==> inputs of nickel <==
// axi_slave
module axi_slave #(
    parameter AXI_ID_WD   = 2,
    parameter AXI_DATA_WD = 32,
    parameter AXI_ADDR_WD = 32,
    parameter AXI_STRB_WD = 4
    )(
    input                      S_AXI_ACLK,
    input                      S_AXI_ARESETN,
    input  [AXI_ADDR_WD-1 : 0] S_AXI_AWADDR,
    input  [AXI_ID_WD-1   : 0] S_AXI_AWID,
    input  [1 : 0]             S_AXI_AWBURST,
    input  [2 : 0]             S_AXI_AWSIZE,
    input  [7 : 0]             S_AXI_AWLEN,
    input                      S_AXI_AWVALID,
    output                     S_AXI_AWREADY,
    input  [AXI_DATA_WD-1 : 0] S_AXI_WDATA,
    input  [AXI_STRB_WD-1 : 0] S_AXI_WSTRB,
    input                      S_AXI_WLAST,
    input                      S_AXI_WVALID,
    output                     S_AXI_WREADY,
    output [AXI_ID_WD-1   : 0] S_AXI_BID,
    output [1 : 0]             S_AXI_BRESP,
    output                     S_AXI_BVALID,
    input                      S_AXI_BREADY,
    input  [AXI_ADDR_WD-1 : 0] S_AXI_ARADDR,
    input  [AXI_ID_WD-1   : 0] S_AXI_ARID,
    input  [1 : 0]             S_AXI_ARBURST,
    input  [2 : 0]             S_AXI_ARSIZE,
    input  [7 : 0]             S_AXI_ARLEN,
    input                      S_AXI_ARVALID,
    output                     S_AXI_ARREADY,
    output [AXI_DATA_WD-1 : 0] S_AXI_RDATA,
    output                     S_AXI_RLAST,
    output [AXI_ID_WD-1   : 0] S_AXI_RID,
    output [1 : 0]             S_AXI_RRESP,
    output                     S_AXI_RVALID,
    input                      S_AXI_RREADY
    );
export LEC_CHECK = 0
export CAP_MARGIN = 5
export CELL_PAD_IN_SITES_DETAIL_PLACEMENT = 0
export CELL_PAD_IN_SITES_GLOBAL_PLACEMENT = 0
export CORE_MARGIN = 2
export CORE_UTILIZATION = 72
export CTS_CLUSTER_DIAMETER = 110
export CTS_CLUSTER_SIZE = 15
export GPL_ROUTABILITY_DRIVEN = 1
export MIN_ROUTING_LAYER = met1
export SETUP_SLACK_MARGIN = -0.26
export SLEW_MARGIN = 40
export TNS_END_PERCENT = 65
create_clock -name core_clock -period 4.76 [get_ports {S_AXI_ACLK}]
run.sh (not shown) runs the stock make flow with config.mk's settings and CLKGATE_MAP_FILE=.
==> delta: changes against nickel <==
ABC_AREA = 1   (was default)
CAP_MARGIN = 15   (was 5)
CORE_UTILIZATION = 66   (was 72)
CTS_CLUSTER_DIAMETER = default   (was 110)
CTS_CLUSTER_SIZE = default   (was 15)
PLACE_DENSITY_LB_ADDON = 0.06   (was default)
SETUP_SLACK_MARGIN = -0.18   (was -0.26)
SLEW_MARGIN = 20   (was 40)
==> flow/constraint.sdc (replaced) <==
create_clock -name core_clock -period 3.54 [get_ports {S_AXI_ACLK}]
set_input_delay 0.7080 -clock core_clock [delete_from_list [all_inputs] [get_ports {S_AXI_ACLK}]]
set_output_delay 0.7080 -clock core_clock [all_outputs]
set_load 0.01 [all_outputs]
==> notes <==
- Against delta, the sequential power of nickel is smaller by about 26%.
- Of delta and nickel, delta has the higher synthesized area (gap about 1.8%, measured against nickel).
- Against nickel, the cell area of delta is larger by 6.8%.
- Via count: nickel is smaller than delta (22%).
- In delta the sequential share of layout area is lower than in nickel, by 4.1 points.
- nickel finished but fails on negative setup slack. delta finished but failed the layout checks on negative setup slack.
- Of delta and nickel, delta has the higher clock-buffer cell count (gap 72).
==> figures <==
| quantity | nickel | delta |
|---|---|---|
| Number of signal-net buffers in the layout | 522 | 940 |
| Min Hold Slack | 422 ps | 424 ps |
| Xor/xnor share | 0.622% | 0.447% |
| Worst-Skew Late Latency | 820 ps | 830 ps |
| Post-synthesis cell count | 4,475 | 6,822 |
| Run status | complete, but fails checks | complete, but fails checks |
| Reasons for failing layout checks | negative setup slack | negative setup slack |
| Worst flop-to-flop path endpoint | bank2[24][5] | bank1[2][6] |
| Data arrival at the endpoint of the critical path | 4410 ps | 4120 ps |
| Peak fanout along the critical path | 14 | 10 |
| Post-route design area | 0.0981 mm2 | 0.105 mm2 |
| Synth cell types | 88 | 47 |
| Compound-Gate Fraction of Synth Area | 2.77% | 12.1% |
| Final clock period utilization by the worst path | 113% | 136% |
| Vias | 47,100 | 60,700 |

---

==> run Y <==
==> flow/design.v <==
module axi_addr #(
        parameter AW = 32,
        parameter DW = 32
    )(
    input  [AW-1 : 0] i_last_addr,
    input  [2 : 0]    i_size,
    input  [1 : 0]    i_burst,
    input  [7 : 0]    i_len,
    output reg [AW-1 : 0] o_next_addr
    );
    localparam DSZ = $clog2(DW) - 3;  
    localparam FIXED     = 2'b00,
               INCREMENT = 2'b01,
               WRAP      = 2'b10;
    reg [AW-1 : 0] wrap_mask, increment;
    always @(*) begin
        increment = 0;
        if (i_burst != FIXED) begin
            if (DSZ == 0) begin
                increment = 1;
            end
            else if (DSZ == 1) begin
                increment = i_size[0] ? 2 : 1;
            end
            else if (DSZ == 2) begin
                increment = i_size[1] ? 4 : (i_size[0] ? 2 : 1);
            end
            else if (DSZ == 3) begin
                case (i_size[1 : 0])
                    2'b00: increment = 1;
                    2'b01: increment = 2;
                    2'b10: increment = 4;
                    2'b11: increment = 8;
                endcase
            end
            else begin
                increment = (1 << i_size);
            end
        end
    end
    always @(*) begin
        wrap_mask = 'b0;
        if (i_burst == WRAP) begin
            if (i_len == 1) begin
                wrap_mask = (1 << (i_size + 1));
            end
            else if (i_len == 3) begin
                wrap_mask = (1 << (i_size + 2));
            end
            else if (i_len == 7) begin
                wrap_mask = (1 << (i_size + 3));
            end
            else if (i_len == 15) begin
                wrap_mask = (1 << (i_size + 4));
            end
            wrap_mask = wrap_mask - 1;
            if (AW > 12) begin
                wrap_mask[(AW-1) : ((AW >12) ? 12 : (AW-1))] = 'b0;
            end
        end
    end
    always @(*) begin
        o_next_addr = i_last_addr + increment;
        if (i_burst != FIXED) begin
            if (DSZ < 2) begin
                o_next_addr = i_size[0];
            end
            else if (DSZ < 4) begin
                case(i_size[1 : 0]) 
                    2'b00: o_next_addr        = o_next_addr;
                    2'b01: o_next_addr[0]     = 1'b0;
                    2'b10: o_next_addr[1 : 0] = 'b0;
                    2'b11: o_next_addr[2 : 0] = 'b0;
                endcase
            end
            else begin
                case(i_size) 
                    3'b000: o_next_addr        = o_next_addr;
                    3'b001: o_next_addr[0]     = 1'b0;
                    3'b010: o_next_addr[1 : 0] = 'b0;
                    3'b011: o_next_addr[2 : 0] = 'b0;
                    3'b100: o_next_addr[3 : 0] = 'b0;
                    3'b101: o_next_addr[4 : 0] = 'b0;
                    3'b110: o_next_addr[5 : 0] = 'b0;
                    3'b111: o_next_addr[6 : 0] = 'b0;
                endcase
            end
        end
        if (i_burst[1]) begin
            o_next_addr = (i_last_addr & ~wrap_mask) | (o_next_addr & wrap_mask);
        end
        if (AW > 12) begin
            o_next_addr[(AW-1) : ((AW >12) ? 12 : (AW-1))] = i_last_addr[(AW-1) : ((AW >12) ? 12 : (AW-1))];
        end
    end
endmodule
module axi_slave #(
    parameter AXI_ID_WD   = 2,
    parameter AXI_DATA_WD = 32,
    parameter AXI_ADDR_WD = 32,
    parameter AXI_STRB_WD = 4
    )(
    input                      S_AXI_ACLK,
    input                      S_AXI_ARESETN,
    input  [AXI_ADDR_WD-1 : 0] S_AXI_AWADDR,
    input  [AXI_ID_WD-1   : 0] S_AXI_AWID,
    input  [1 : 0]             S_AXI_AWBURST,
    input  [2 : 0]             S_AXI_AWSIZE,
    input  [7 : 0]             S_AXI_AWLEN,
    input                      S_AXI_AWVALID,
    output                     S_AXI_AWREADY,
    input  [AXI_DATA_WD-1 : 0] S_AXI_WDATA,
    input  [AXI_STRB_WD-1 : 0] S_AXI_WSTRB,
    input                      S_AXI_WLAST,
    input                      S_AXI_WVALID,
    output                     S_AXI_WREADY,
    output [AXI_ID_WD-1   : 0] S_AXI_BID,
    output [1 : 0]             S_AXI_BRESP,
    output                     S_AXI_BVALID,
    input                      S_AXI_BREADY,
    input  [AXI_ADDR_WD-1 : 0] S_AXI_ARADDR,
    input  [AXI_ID_WD-1   : 0] S_AXI_ARID,
    input  [1 : 0]             S_AXI_ARBURST,
    input  [2 : 0]             S_AXI_ARSIZE,
    input  [7 : 0]             S_AXI_ARLEN,
    input                      S_AXI_ARVALID,
    output                     S_AXI_ARREADY,
    output [AXI_DATA_WD-1 : 0] S_AXI_RDATA,
    output                     S_AXI_RLAST,
    output [AXI_ID_WD-1   : 0] S_AXI_RID,
    output [1 : 0]             S_AXI_RRESP,
    output                     S_AXI_RVALID,
    input                      S_AXI_RREADY
    );
    localparam IW = AXI_ID_WD,
               DW = AXI_DATA_WD,
               AW = AXI_ADDR_WD,
               SW = AXI_STRB_WD;
    localparam DW_BYTE = DW >> 3;
    localparam DEPTH   = 1 << 8;
    reg [7 : 0] bank0 [63 : 0];
    reg [7 : 0] bank1 [63 : 0];
    reg [7 : 0] bank2 [63 : 0];
    reg [7 : 0] bank3 [63 : 0];
    reg [AW-1 : 0] awaddr;
    reg [IW-1 : 0] awid;
    reg [1 : 0]    awburst;
    reg [2 : 0]    awsize;
    reg [7 : 0]    awlen;
    reg [AW-1 : 0] araddr;
    reg [IW-1 : 0] arid;
    reg [1 : 0]    arburst;
    reg [2 : 0]    arsize;
    reg [7 : 0]    arlen;
    reg            axi_awready;
    reg            axi_wready;
    reg [IW-1 : 0] axi_bid;
    reg            axi_bvalid;
    reg            axi_arready;
    reg [DW-1 : 0] axi_rdata;
    reg            axi_rlast;
    reg [IW-1 : 0] axi_rid;
    reg            axi_rvalid;
    reg         bvalid_r;
    reg [7 : 0] cur_rlen;
    wire [AW-1 : 0] next_wr_addr;
    wire [AW-1 : 0] next_rd_addr;
    wire awfire = S_AXI_AWVALID  && S_AXI_AWREADY;
    wire wfire  = S_AXI_WVALID   && S_AXI_WREADY;
    wire arfire = S_AXI_ARVALID  && S_AXI_ARREADY;
    wire rfire  = S_AXI_RVALID   && S_AXI_RREADY;
    wire b_pend = S_AXI_BVALID   && !S_AXI_BREADY;
    wire r_pend = S_AXI_RVALID   && !S_AXI_RREADY;
    always @(posedge S_AXI_ACLK) begin
        if (S_AXI_AWREADY) begin
            awaddr  <= S_AXI_AWADDR;
            awid    <= S_AXI_AWID;
            awburst <= S_AXI_AWBURST;
            awlen   <= S_AXI_AWLEN;
            awsize  <= S_AXI_AWSIZE;
        end
        else if (wfire) begin
            awaddr <= next_wr_addr;
        end
    end
    always @(posedge S_AXI_ACLK) begin
        if (!S_AXI_ARESETN) begin
            axi_awready <= 1'b1;
            axi_wready  <= 1'b0;
        end
        else if (awfire) begin
            axi_awready <= 1'b0;
            axi_wready  <= 1'b1;
        end
        else if (wfire) begin
            axi_awready <= S_AXI_WLAST && !b_pend;
            axi_wready  <= !S_AXI_WLAST;
        end
        else if (!S_AXI_AWREADY) begin
            if (axi_wready) begin
                axi_awready <= 1'b0;
            end
            else if (b_pend) begin
                axi_awready <= 1'b0;
            end
            else begin
                axi_awready <= 1'b1;
            end
        end
    end
    always @(posedge S_AXI_ACLK) begin
        if (!b_pend) begin
            axi_bid <= awid;
        end
    end
    always @(posedge S_AXI_ACLK) begin
        if (!S_AXI_ARESETN) begin
            axi_bvalid <= 1'b0;
        end
        else if (wfire && S_AXI_WLAST) begin
            axi_bvalid <= 1'b1;
        end
        else if (S_AXI_BREADY) begin
            axi_bvalid <= bvalid_r;
        end
    end
    always @(posedge S_AXI_ACLK) begin
        if (!S_AXI_ARESETN) begin
            bvalid_r <= 1'b0;
        end
        else if (b_pend && wfire && S_AXI_WLAST) begin
            bvalid_r <= 1'b1;
        end
        else if (S_AXI_BREADY) begin
            bvalid_r <= 1'b0;
        end
    end
    wire [1 : 0] wl0 = 2'd0 - awaddr[1 : 0];
    wire [1 : 0] wl1 = 2'd1 - awaddr[1 : 0];
    wire [1 : 0] wl2 = 2'd2 - awaddr[1 : 0];
    wire [1 : 0] wl3 = 2'd3 - awaddr[1 : 0];
    wire [5 : 0] wrow = awaddr[7 : 2];
    wire [5 : 0] wr0 = wrow + (awaddr[1 : 0] > 2'd0);
    wire [5 : 0] wr1 = wrow + (awaddr[1 : 0] > 2'd1);
    wire [5 : 0] wr2 = wrow + (awaddr[1 : 0] > 2'd2);
    wire [5 : 0] wr3 = wrow;
    always @(posedge S_AXI_ACLK) begin
        if (wfire && S_AXI_WSTRB[wl0]) bank0[wr0] <= S_AXI_WDATA[{wl0, 3'b000} +: 8];
        if (wfire && S_AXI_WSTRB[wl1]) bank1[wr1] <= S_AXI_WDATA[{wl1, 3'b000} +: 8];
        if (wfire && S_AXI_WSTRB[wl2]) bank2[wr2] <= S_AXI_WDATA[{wl2, 3'b000} +: 8];
        if (wfire && S_AXI_WSTRB[wl3]) bank3[wr3] <= S_AXI_WDATA[{wl3, 3'b000} +: 8];
    end
    axi_addr #( 
        .AW(AW),
        .DW(DW)
    ) get_next_wr_addr(
        .i_last_addr(awaddr),
        .i_burst(awburst),
        .i_size(awsize),
        .i_len(awlen),
        .o_next_addr(next_wr_addr)
    );
    assign S_AXI_AWREADY = axi_awready;
    assign S_AXI_WREADY  = axi_wready;
    assign S_AXI_BRESP   = 2'b00;
    assign S_AXI_BVALID  = axi_bvalid;
    assign S_AXI_BID     = axi_bid;
    always @(posedge S_AXI_ACLK) begin
        if (arfire) begin
            araddr  <= S_AXI_ARADDR;
            arid    <= S_AXI_ARID;
            arburst <= S_AXI_ARBURST;
            arlen   <= S_AXI_ARLEN;
            arsize  <= S_AXI_ARSIZE;
        end
        else if (rfire) begin
            araddr <= next_rd_addr;
        end
    end
    always @(posedge S_AXI_ACLK) begin
        if (!S_AXI_ARESETN) begin
            cur_rlen <= 'b0;
        end
        else if (arfire) begin
            cur_rlen <= S_AXI_ARLEN;
        end
        else if (rfire) begin
            cur_rlen <= cur_rlen - 1'b1;
        end
    end
    always @(posedge S_AXI_ACLK) begin
        if (!S_AXI_ARESETN) begin
            axi_arready <= 1'b1;
        end
        else if (arfire) begin
            axi_arready <= 1'b0;
        end
        else if (rfire) begin
            axi_arready <= (cur_rlen == 0);
        end
    end
    always @(posedge S_AXI_ACLK) begin
        if (!S_AXI_ARESETN) begin
            axi_rvalid <= 1'b0;
        end
        else if (arfire) begin
            axi_rvalid <= 1'b1;
        end
        else if (rfire) begin
            axi_rvalid <= (cur_rlen > 0);
        end
    end
    always @(posedge S_AXI_ACLK) begin
        if (!S_AXI_ARESETN) begin
            axi_rlast <= 1'b0;
        end
        else if (arfire) begin
            axi_rlast <= (S_AXI_ARLEN == 'b0);
        end
        else if (rfire) begin
            axi_rlast <= (cur_rlen == 'b1);
        end
    end
    always @(posedge S_AXI_ACLK) begin
        if (arfire) begin
            axi_rid <= S_AXI_ARID;
        end
    end
    axi_addr #( 
        .AW(AW),
        .DW(DW)
    ) get_next_rd_addr(
        .i_last_addr(araddr),
        .i_burst(arburst),
        .i_size(arsize),
        .i_len(arlen),
        .o_next_addr(next_rd_addr)
    );
    wire [5 : 0] rrow = araddr[7 : 2];
    wire [7 : 0] rb0 = bank0[rrow + (araddr[1 : 0] > 2'd0)];
    wire [7 : 0] rb1 = bank1[rrow + (araddr[1 : 0] > 2'd1)];
    wire [7 : 0] rb2 = bank2[rrow + (araddr[1 : 0] > 2'd2)];
    wire [7 : 0] rb3 = bank3[rrow];
    wire [31 : 0] rall = {rb3, rb2, rb1, rb0};
    wire [63 : 0] rdup = {rall, rall};
    always @(*) begin
        axi_rdata = rdup[{araddr[1 : 0], 3'b000} +: 32];
    end
    assign S_AXI_ARREADY = axi_arready;
    assign S_AXI_RVALID  = axi_rvalid;
    assign S_AXI_RDATA   = axi_rdata;
    assign S_AXI_RLAST   = axi_rlast;
    assign S_AXI_RID     = axi_rid;
    assign S_AXI_RRESP   = 2'b00;
endmodule
==> flow/run.sh <==
#!/bin/bash
# the make line also repeats each setting of config.mk as NAME=value (left out here)
make -C /OpenROAD-flow-scripts/flow DESIGN_CONFIG=/design/flow/config.mk WORK_HOME=/design/flow/orfs CLKGATE_MAP_FILE= finish
==> flow/config.mk <==
export PLATFORM = sky130hd
export DESIGN_NAME = axi_slave
export DESIGN_NICKNAME = axi_slave
export VERILOG_FILES = /design/flow/design.v
export SDC_FILE = /design/flow/constraint.sdc
export NUM_CORES = 4
export LEC_CHECK = 0
export CAP_MARGIN = 20
export CORE_MARGIN = 2
export CORE_UTILIZATION = 72
export CTS_CLUSTER_SIZE = 40
export SETUP_SLACK_MARGIN = 1.29
export SLEW_MARGIN = 20
==> flow/constraint.sdc <==
create_clock -name core_clock -period 5.1 [get_ports {S_AXI_ACLK}]
set_input_delay 1.0200 -clock core_clock [delete_from_list [all_inputs] [get_ports {S_AXI_ACLK}]]
set_output_delay 1.0200 -clock core_clock [all_outputs]
set_load 0.01 [all_outputs]
==> run E: changes against run Y <==
CELL_PAD_IN_SITES_DETAIL_PLACEMENT = 2   (was default)
CELL_PAD_IN_SITES_GLOBAL_PLACEMENT = 4   (was default)
CORE_UTILIZATION = 24   (was 72)
CTS_CLUSTER_SIZE = default   (was 40)
PLACE_DENSITY = 0.5   (was default)
SETUP_SLACK_MARGIN = default   (was 1.29)
==> flow/constraint.sdc (replaced) <==
create_clock -name core_clock -period 8.57 [get_ports {S_AXI_ACLK}]
set_input_delay 1.7140 -clock core_clock [delete_from_list [all_inputs] [get_ports {S_AXI_ACLK}]]
set_output_delay 1.7140 -clock core_clock [all_outputs]
set_load 0.01 [all_outputs]
==> run X: changes against run Y <==
CELL_PAD_IN_SITES_DETAIL_PLACEMENT = 2   (was default)
CELL_PAD_IN_SITES_GLOBAL_PLACEMENT = 4   (was default)
CORE_UTILIZATION = 51   (was 72)
CTS_CLUSTER_DIAMETER = 396   (was default)
CTS_CLUSTER_SIZE = 98   (was 40)
PLACE_DENSITY = 0.5   (was default)
SETUP_SLACK_MARGIN = 2.52   (was 1.29)
==> flow/constraint.sdc (replaced) <==
create_clock -name core_clock -period 11.1 [get_ports {S_AXI_ACLK}]
set_input_delay 2.2200 -clock core_clock [delete_from_list [all_inputs] [get_ports {S_AXI_ACLK}]]
set_output_delay 2.2200 -clock core_clock [all_outputs]
set_load 0.01 [all_outputs]
==> run G: changes against run Y <==
CELL_PAD_IN_SITES_DETAIL_PLACEMENT = 0   (was default)
CELL_PAD_IN_SITES_GLOBAL_PLACEMENT = 4   (was default)
CORE_UTILIZATION = 47   (was 72)
CTS_CLUSTER_SIZE = default   (was 40)
PLACE_DENSITY = 0.5   (was default)
SETUP_SLACK_MARGIN = default   (was 1.29)
==> flow/constraint.sdc (replaced) <==
create_clock -name core_clock -period 5.85 [get_ports {S_AXI_ACLK}]
set_input_delay 1.1700 -clock core_clock [delete_from_list [all_inputs] [get_ports {S_AXI_ACLK}]]
set_output_delay 1.1700 -clock core_clock [all_outputs]
set_load 0.01 [all_outputs]
==> comparison <==
Run E went through all stages and came out clean. Run X did not get past detailed placement (DPL-0033). Run Y finished but failed the layout checks on setup timing. Run G finished clean. Hold slack, lowest first: run E, run Y, run G. Between run Y and run G, the lower first-iteration DRC count is in run G (gap about 140%, measured against run G). The lowest critical path depth belongs to run E, the highest to run Y. Global-route usage, lowest first: run E, run G, run Y.
==> figures <==
Core utilization of the finished layout: run E 0.286; run X -; run Y 0.847; run G 0.549
Final hold violations: run E 0; run X -; run Y 0; run G 0
Most used routing layer in global routing: run E met2; run X -; run Y met2; run G met2
Net switching component of the power: run E 0.00819 W; run X -; run Y 0.0135 W; run G 0.0111 W
Run status: run E no timing/DRC/antenna violations; run X aborted with a tool error; run Y complete, but fails checks; run G no timing/DRC/antenna violations
Last stage reached: run E -; run X detailed placement; run Y -; run G -
Layout check failures: run E -; run X -; run Y setup timing; run G -
Hold buffer count at CTS: run E 0; run X -; run Y 0; run G 0
Post-placement setup slack: run E 1.44 ns; run X -; run Y -0.155 ns; run G 0.235 ns
Total leakage power: run E 31.8 nW; run X -; run Y 32.8 nW; run G 32.1 nW
Standard cell with the maximum stage delay on the critical path: run E sky130_fd_sc_hd__edfxtp_1; run X -; run Y sky130_fd_sc_hd__edfxtp_1; run G sky130_fd_sc_hd__edfxtp_1
Summed area of non-filler cells in the final layout: run E 102000 um^2; run X -; run Y 101000 um^2; run G 100000 um^2
Power figures rest on the tool's default switching activity, not on a simulated workload.
